==> flow/design.v (excerpt) <==
module mapper #(
    parameter DIM4_WIDTH = 8,  
    parameter DIM3_WIDTH = 8, 
    parameter DIM2_WIDTH = 8,  
    parameter DIM1_WIDTH = 8,
    parameter IDX4_WIDTH = 8,  
    parameter IDX3_WIDTH = 8, 
    parameter IDX2_WIDTH = 8,  
    parameter IDX1_WIDTH = 8,
    parameter ROW_MAJOR = 1,   
    parameter ADDR_WIDTH = 32 
)( 
    input  logic                        clk,            
    input  logic                        rst,            
    input  logic [DIM4_WIDTH - 1:0]     dim4, 
    input  logic [DIM3_WIDTH - 1:0]     dim3, 
    input  logic [DIM2_WIDTH - 1:0]     dim2,
    input  logic [DIM1_WIDTH - 1:0]     dim1,
    input  logic [IDX4_WIDTH - 1:0]     idx4,
    input  logic [IDX3_WIDTH - 1:0]     idx3, 
    input  logic [IDX2_WIDTH - 1:0]     idx2,
    input  logic [IDX1_WIDTH - 1:0]     idx1,
    input  logic [ADDR_WIDTH - 1:0]     base_addr,
    output logic [ADDR_WIDTH - 1:0]     addr
);
For scale: ~140 flip-flops, ~130 I/O pins, ~29000 um2 of cells after synthesis.
export LEC_CHECK = 0
export ABC_AREA = 1
export CAP_MARGIN = 10
export CORE_MARGIN = 2
export CORE_UTILIZATION = 72
export CTS_CLUSTER_DIAMETER = 221
export CTS_CLUSTER_SIZE = 73
export SETUP_SLACK_MARGIN = 1.33
export SLEW_MARGIN = 20
create_clock -name core_clock -period 9.8 [get_ports {clk}]
run.sh (not shown) runs the stock make flow with config.mk's settings and CLKGATE_MAP_FILE=.
Change:
--- a/flow/config.mk
+++ b/flow/config.mk
@@ -8,2 +8 @@
-export ABC_AREA = 1
-export CAP_MARGIN = 10
+export CAP_MARGIN = 20
@@ -11,4 +10,2 @@
-export CORE_UTILIZATION = 72
-export CTS_CLUSTER_DIAMETER = 221
-export CTS_CLUSTER_SIZE = 73
-export SETUP_SLACK_MARGIN = 1.33
+export CORE_UTILIZATION = 71
+export CTS_CLUSTER_SIZE = 39
==> flow/constraint.sdc (replaced) <==
create_clock -name core_clock -period 8.09 [get_ports {clk}]
set_input_delay 1.6180 -clock core_clock [delete_from_list [all_inputs] [get_ports {clk}]]
set_output_delay 1.6180 -clock core_clock [all_outputs]
set_load 0.01 [all_outputs]
What happened: With this change the flow produced a layout that fails on negative setup slack. Core utilization goes up by 3.1 points. Wire length goes down by about a fifth. Design area goes down by a few percent. Synthesized cell count goes down by a quarter to a third. First-iteration DRC count goes down by well over a third. Cell count goes down by about a fifth. Sequential cell count stays the same.
Change:
--- a/flow/config.mk
+++ b/flow/config.mk
@@ -9,3 +9,8 @@
-export CORE_MARGIN = 2
-export CORE_UTILIZATION = 71
-export CTS_CLUSTER_SIZE = 39
+export CELL_PAD_IN_SITES_DETAIL_PLACEMENT = 1
+export CELL_PAD_IN_SITES_GLOBAL_PLACEMENT = 1
+export CORE_MARGIN = 4
+export CORE_UTILIZATION = 31
+export GPL_TIMING_DRIVEN = 0
+export MAX_ROUTING_LAYER = met4
+export PLACE_DENSITY_LB_ADDON = 0.18
+export SETUP_SLACK_MARGIN = 2.0
Outcome: The new run completed and failed the layout checks on negative setup slack; register-to-register slack gets worse by 0.06 ns; hold slack improves by 0.023 ns; routed wire length went up by 25%; cell area came out higher by 5.0%; sequential share of layout area goes down by 0.57 points; area after synthesis does not change.
Change:
==> flow/config.mk (replaced) <==
export PLATFORM = sky130hd
export DESIGN_NAME = mapper
export DESIGN_NICKNAME = mapper
export VERILOG_FILES = /design/flow/design.v
export SDC_FILE = /design/flow/constraint.sdc
export NUM_CORES = 4
export LEC_CHECK = 0
export CAP_MARGIN = 20
export CORE_MARGIN = 2
export CORE_UTILIZATION = 58
export SLEW_MARGIN = 20
==> flow/constraint.sdc (replaced) <==
create_clock -name core_clock -period 6.22 [get_ports {clk}]
set_input_delay 1.2440 -clock core_clock [delete_from_list [all_inputs] [get_ports {clk}]]
set_output_delay 1.2440 -clock core_clock [all_outputs]
set_load 0.01 [all_outputs]
The changed run finished but fails on negative setup slack; final area drops by 1.2%; first-iteration DRC count climbs by 39%; area after synthesis stays the same; critical path depth climbs by 2; worst setup slack degrades by 1.3 ns; die size drops by 47%.
Change:
--- a/flow/config.mk
+++ b/flow/config.mk
@@ -10,0 +11 @@
+export SETUP_SLACK_MARGIN = -0.6
==> flow/constraint.sdc (replaced) <==
create_clock -name core_clock -period 6.09 [get_ports {clk}]
set_input_delay 1.2180 -clock core_clock [delete_from_list [all_inputs] [get_ports {clk}]]
set_output_delay 1.2180 -clock core_clock [all_outputs]
set_load 0.01 [all_outputs]
Effect: The new run completed and failed the layout checks on negative setup slack; design area is about the same; worst setup slack gains 0.027 ns; routed wire length is higher by about 1%; non-clock buffer count is higher by 28; die size does not change; clock-buffer cell count is lower by 1; via count is higher by about 1.4%; cell count is higher by 0.82%.
Change:
--- a/flow/config.mk
+++ b/flow/config.mk
@@ -10,2 +10 @@
-export CORE_UTILIZATION = 58
-export SETUP_SLACK_MARGIN = -0.6
+export CORE_UTILIZATION = 40
==> flow/constraint.sdc (replaced) <==
create_clock -name core_clock -period 11.2 [get_ports {clk}]
set_input_delay 2.2400 -clock core_clock [delete_from_list [all_inputs] [get_ports {clk}]]
set_output_delay 2.2400 -clock core_clock [all_outputs]
set_load 0.01 [all_outputs]
This time the run finished with timing, DRC and antenna clean.
Area after synthesis stays the same.
Global-route usage drops by 9.9 points.
Worst setup slack is better by 2.6 ns.
Non-clock buffer count falls by 230.
Wire length went down by 4.9%.
Hold slack got worse by 0.048 ns.

mapper again, from the RTL that the note above started with.
Design mapper, start of the top module:
module mapper #(
    parameter DIM4_WIDTH = 8,  
    parameter DIM3_WIDTH = 8, 
    parameter DIM2_WIDTH = 8,  
    parameter DIM1_WIDTH = 8,
    parameter IDX4_WIDTH = 8,  
    parameter IDX3_WIDTH = 8, 
    parameter IDX2_WIDTH = 8,  
    parameter IDX1_WIDTH = 8,
    parameter ROW_MAJOR = 1,   
    parameter ADDR_WIDTH = 32 
)( 
    input  logic                        clk,            
    input  logic                        rst,            
    input  logic [DIM4_WIDTH - 1:0]     dim4, 
    input  logic [DIM3_WIDTH - 1:0]     dim3, 
    input  logic [DIM2_WIDTH - 1:0]     dim2,
    input  logic [DIM1_WIDTH - 1:0]     dim1,
    input  logic [IDX4_WIDTH - 1:0]     idx4,
    input  logic [IDX3_WIDTH - 1:0]     idx3, 
    input  logic [IDX2_WIDTH - 1:0]     idx2,
    input  logic [IDX1_WIDTH - 1:0]     idx1,
    input  logic [ADDR_WIDTH - 1:0]     base_addr,
    output logic [ADDR_WIDTH - 1:0]     addr
);
make LEC_CHECK=0 CAP_MARGIN=20 CORE_MARGIN=2 CORE_UTILIZATION=61 CTS_CLUSTER_SIZE=100 SLEW_MARGIN=20 finish   # period 18.4 ns
Edit:
- CORE_UTILIZATION: 61 -> 65
- CTS_CLUSTER_SIZE: 100 -> not set
- clock period: 18.4 -> 11.2 ns (I/O delays scaled with it)
Wire length fell by 1.3%.
Global-route usage rose by 1.9 points.
Non-clock buffer count rose by 13.
Clock skew is about the same.
Count of clock-buffer cells in the layout does not change.
Worst setup slack got worse by 5400 ps.
Area after synthesis stays the same.
Edit:
- ABC_AREA: not set -> 1
- CTS_CLUSTER_DIAMETER: not set -> 375
- CTS_CLUSTER_SIZE: not set -> 100
- TNS_END_PERCENT: not set -> 10
- clock period: 11.2 -> 10.1 ns (I/O delays scaled with it)
Global-route usage went up by 1.5 points. Cell count went up by 33%. Count of clock-buffer cells in the layout went down by 1. Design area went up by 8.1%. Non-clock buffer count went down by 9.
Edit:
- ABC_AREA: 1 -> not set
- CTS_CLUSTER_DIAMETER: 375 -> not set
- CTS_CLUSTER_SIZE: 100 -> not set
- MAX_ROUTING_LAYER: not set -> met4
- SETUP_SLACK_MARGIN: not set -> -0.59
- TNS_END_PERCENT: 10 -> not set
- clock period: 10.1 -> 7.96 ns (I/O delays scaled with it)
Effect: With this change the flow finished but failed the layout checks on setup timing. Cell count drops by 22%. Die area drops by 8.5%. Routed wire length drops by 11%. Utilization climbs by 4.6 points. Cell area drops by 3.4%. Hold slack gets better by 81 ps. Clock skew climbs by 3.5 ps. Register-to-register slack gets worse by 2900 ps. Area after synthesis drops by 8.7%. Via count drops by 17%.
Edit:
- CAP_MARGIN: 20 -> 5
- CORE_UTILIZATION: 65 -> 70
- SETUP_SLACK_MARGIN: -0.59 -> not set
- clock period: 7.96 -> 7.19 ns (I/O delays scaled with it)
The changed run produced a layout that fails on setup timing.
Cell area is higher by 1.4%.
Synthesized area stays the same.
Clock skew hardly moves.
Hold slack loses 49 ps.
Routed wire length came out higher by 5.3%.
Synthesized cell count is unchanged.
Count of clock-buffer cells in the layout goes down by 1.
Setup slack got worse by 610 ps.
Edit:
- CAP_MARGIN: 5 -> 20
- CORE_UTILIZATION: 70 -> 65
- SETUP_SLACK_MARGIN: not set -> 2.13
- TNS_END_PERCENT: not set -> 5
- clock period: 7.19 -> 7.96 ns (I/O delays scaled with it)
What happened: The changed run ran to the end with violations: setup timing; non-clock buffer count came out lower by 7; final area stays flat; count of clock-buffer cells in the layout stays the same; worst setup slack improves by 460 ps; synthesized cell count stays the same; via count fell by 2.6%; global-route usage falls by 3.5 points; area after synthesis is unchanged; cell count is about the same; routed wire length shrinks by 2.2%.

## try-zinc
Starting RTL as in the previous note.
make LEC_CHECK=0 CAP_MARGIN=5 CORE_ASPECT_RATIO=0.72 CORE_MARGIN=2 CORE_UTILIZATION=72 CTS_CLUSTER_SIZE=41 HOLD_SLACK_MARGIN=0.3 MAX_ROUTING_LAYER=met4 SETUP_SLACK_MARGIN=0.34 SLEW_MARGIN=20 finish   # period 6.22 ns
try-zinc had finished all stages when the layout checks came back failing, citing negative setup slack.
diff inputs: try-zinc => try-quartz
- clearing CORE_ASPECT_RATIO, which used to be 0.72
- clearing CTS_CLUSTER_SIZE, which used to be 41
- clearing HOLD_SLACK_MARGIN, which used to be 0.3
- clearing SETUP_SLACK_MARGIN, which used to be 0.34
- swapping 72 for 40 in CORE_UTILIZATION
- clearing MAX_ROUTING_LAYER, which used to be met4
- swapping 5 for 20 in CAP_MARGIN
- swapping 6.22 for 12.0 in the clock period (ns, I/O delays scaled along)
try-quartz went all the way through the flow, and no timing, DRC or antenna check failed.
Taking try-zinc as the reference, in try-quartz pin count of the biggest net entering global routing went down; count of vias placed by the detailed router went down; count of clock-buffer cells in the layout went down; synthesized cell count did not really move.
try-zinc vs try-quartz, highest signal layer in the routed design: met4 vs met5
Per the comparison of try-quartz with try-zinc, post-route cell area now sits lower; number of cells in the finished layout apart from fillers now sits higher.
Global-route usage in try-quartz is 20 points lower than in try-zinc
try-quartz vs try-zinc, endpoint of the most critical setup path: dim3_dim2_dim1[23]$_DFF_PP0_ vs dim3_dim2_dim1[22]$_DFF_PP0_
diff inputs: try-quartz => try-lagoon
- setting MAX_ROUTING_LAYER to met4 for the first time
- setting PLACE_DENSITY to 0.83 for the first time
- setting CTS_CLUSTER_DIAMETER to 80 for the first time
- setting ABC_AREA to 0 for the first time
- setting CTS_CLUSTER_SIZE to 11 for the first time
[summary]
No stage failed in try-lagoon, and the final checks on the layout all came back clean. Compared with try-quartz, try-lagoon improves setup slack. As far as number of max-cap violations goes, try-lagoon and try-quartz are indistinguishable; the numbers are identical. Worst hold slack delta for try-lagoon relative to try-quartz: 0.022 ns lower. Compared try-lagoon against try-quartz; sequential share of cell area within noise. Total met3 wirelength after detailed routing grows by more than half when moving from try-quartz to try-lagoon. try-lagoon vs. try-quartz: final-layout non-clock buffer area share moved up, maximum clock frequency went up by 2.1%, hold buffer count at cts held.

== amber ==
The RTL this note starts from:
==> flow/design.v <==
module mapper #(
    parameter DIM4_WIDTH = 8,  
    parameter DIM3_WIDTH = 8, 
    parameter DIM2_WIDTH = 8,  
    parameter DIM1_WIDTH = 8,
    parameter IDX4_WIDTH = 8,  
    parameter IDX3_WIDTH = 8, 
    parameter IDX2_WIDTH = 8,  
    parameter IDX1_WIDTH = 8,
    parameter ROW_MAJOR = 1,   
    parameter ADDR_WIDTH = 32 
)( 
    input  logic                        clk,            
    input  logic                        rst,            
    input  logic [DIM4_WIDTH - 1:0]     dim4, 
    input  logic [DIM3_WIDTH - 1:0]     dim3, 
    input  logic [DIM2_WIDTH - 1:0]     dim2,
    input  logic [DIM1_WIDTH - 1:0]     dim1,
    input  logic [IDX4_WIDTH - 1:0]     idx4,
    input  logic [IDX3_WIDTH - 1:0]     idx3, 
    input  logic [IDX2_WIDTH - 1:0]     idx2,
    input  logic [IDX1_WIDTH - 1:0]     idx1,
    input  logic [ADDR_WIDTH - 1:0]     base_addr,
    output logic [ADDR_WIDTH - 1:0]     addr
);
    logic [ADDR_WIDTH - 1:0] mult1_result, mult2_result, mult3_result;
    logic [ADDR_WIDTH - 1:0] dim3_dim2_dim1, dim2_dim1;
    logic [ADDR_WIDTH - 1:0] addr_temp;
    generate
        if (ROW_MAJOR) begin : row_major_block
            always_ff @(posedge clk or posedge rst) begin
                if (rst) begin
                    dim2_dim1 <= '0;
                    dim3_dim2_dim1 <= '0;
                end else begin
                    dim2_dim1 <= dim2 * dim1;
                    dim3_dim2_dim1 <= dim3 * dim2 * dim1;
                end
            end
            always_ff @(posedge clk or posedge rst) begin
                if (rst) begin
                    mult1_result <= '0;
                    mult2_result <= '0;
                    mult3_result <= '0;
                end else begin
                    mult1_result <= idx4 * dim3_dim2_dim1;
                    mult2_result <= idx3 * dim2_dim1;
                    mult3_result <= idx2 * dim1;
                end
            end
            always_ff @(posedge clk or posedge rst) begin
                if (rst) begin
                    addr_temp <= '0;
                end else begin
                    addr_temp <= base_addr + mult1_result + mult2_result + mult3_result + idx1;
                end
            end
        end else begin : column_major_block
            always_ff @(posedge clk or posedge rst) begin
                if (rst) begin
                    dim2_dim1 <= '0;
                    dim3_dim2_dim1 <= '0;
                end else begin
                    dim2_dim1 <= dim2 * dim1;
                    dim3_dim2_dim1 <= dim3 * dim2 * dim1;
                end
            end
            always_ff @(posedge clk or posedge rst) begin
                if (rst) begin
                    mult1_result <= '0;
                    mult2_result <= '0;
                    mult3_result <= '0;
                end else begin
                    mult1_result <= idx4 * dim3_dim2_dim1;
                    mult2_result <= idx3 * dim2_dim1;
                    mult3_result <= idx1 * dim2;
                end
            end
            always_ff @(posedge clk or posedge rst) begin
                if (rst) begin
                    addr_temp <= '0;
                end else begin
                    addr_temp <= base_addr + mult1_result + mult2_result + mult3_result + idx2;
                end
            end
        end
    endgenerate
    assign addr = addr_temp;
endmodule
Settings: LEC_CHECK=0, CAP_MARGIN=30, CELL_PAD_IN_SITES_DETAIL_PLACEMENT=0, CORE_MARGIN=2, CORE_UTILIZATION=72, CTS_CLUSTER_SIZE=54, HOLD_SLACK_MARGIN=0.29, MIN_ROUTING_LAYER=met1, PLACE_DENSITY_LB_ADDON=0.01, SETUP_SLACK_MARGIN=-0.61, SLEW_MARGIN=40, TNS_END_PERCENT=55; clock period 6.51 ns.
amber completed end to end; final checks failed (setup timing).
Input-level comparison between garnet and amber:
Settings: HOLD_SLACK_MARGIN removed (was 0.29); MIN_ROUTING_LAYER removed (was met1); TNS_END_PERCENT removed (was 55); SLEW_MARGIN changed from 40 to 20; CELL_PAD_IN_SITES_DETAIL_PLACEMENT removed (was 0); PLACE_DENSITY_LB_ADDON changed from 0.01 to 0.26; CTS_CLUSTER_SIZE removed (was 54); SETUP_SLACK_MARGIN removed (was -0.61); CAP_MARGIN changed from 30 to 20; the clock period (ns, I/O delays scaled along) changed from 6.51 to 8.04.
==> comparison <==
Although it ran to completion, garnet produced a layout that fails the final checks because of setup timing. Via count of the routed design (garnet vs. amber) decreases slightly. Taking amber as the reference, in garnet arithmetic-cell share of the synthesized area counting full adders, half adders and majority gates was more or less identical; sequential share of layout area went up by 0.26 points; clock tree cell share of total cell area was more or less identical.
Inputs modified between garnet and willow:
Settings: HOLD_SLACK_MARGIN newly set to -0.1; PLACE_DENSITY_LB_ADDON removed (was 0.26); CAP_MARGIN changed from 20 to 0; the clock period (ns, I/O delays scaled along) changed from 8.04 to 6.22.
==> results <==
- Status garnet: flow complete, layout not clean - setup timing
- From the logs: willow reached the end of the flow and failed the layout checks with setup timing.
- From garnet to willow the numbers moved as follows: first-pass GRT wire length increased 5.6%; HPWL reported at the end of detailed placement went up; final worst hold slack higher; cell area saw an increase.
- Sum of routed wire segments on met1 ended up 5.6% higher on willow than on garnet.
- Relative to garnet, final-report setup violation count has gone up in willow.
- Status: clock skew parity (garnet, willow)
- Looking at top fanout value on the critical path, willow sits 1 above garnet.
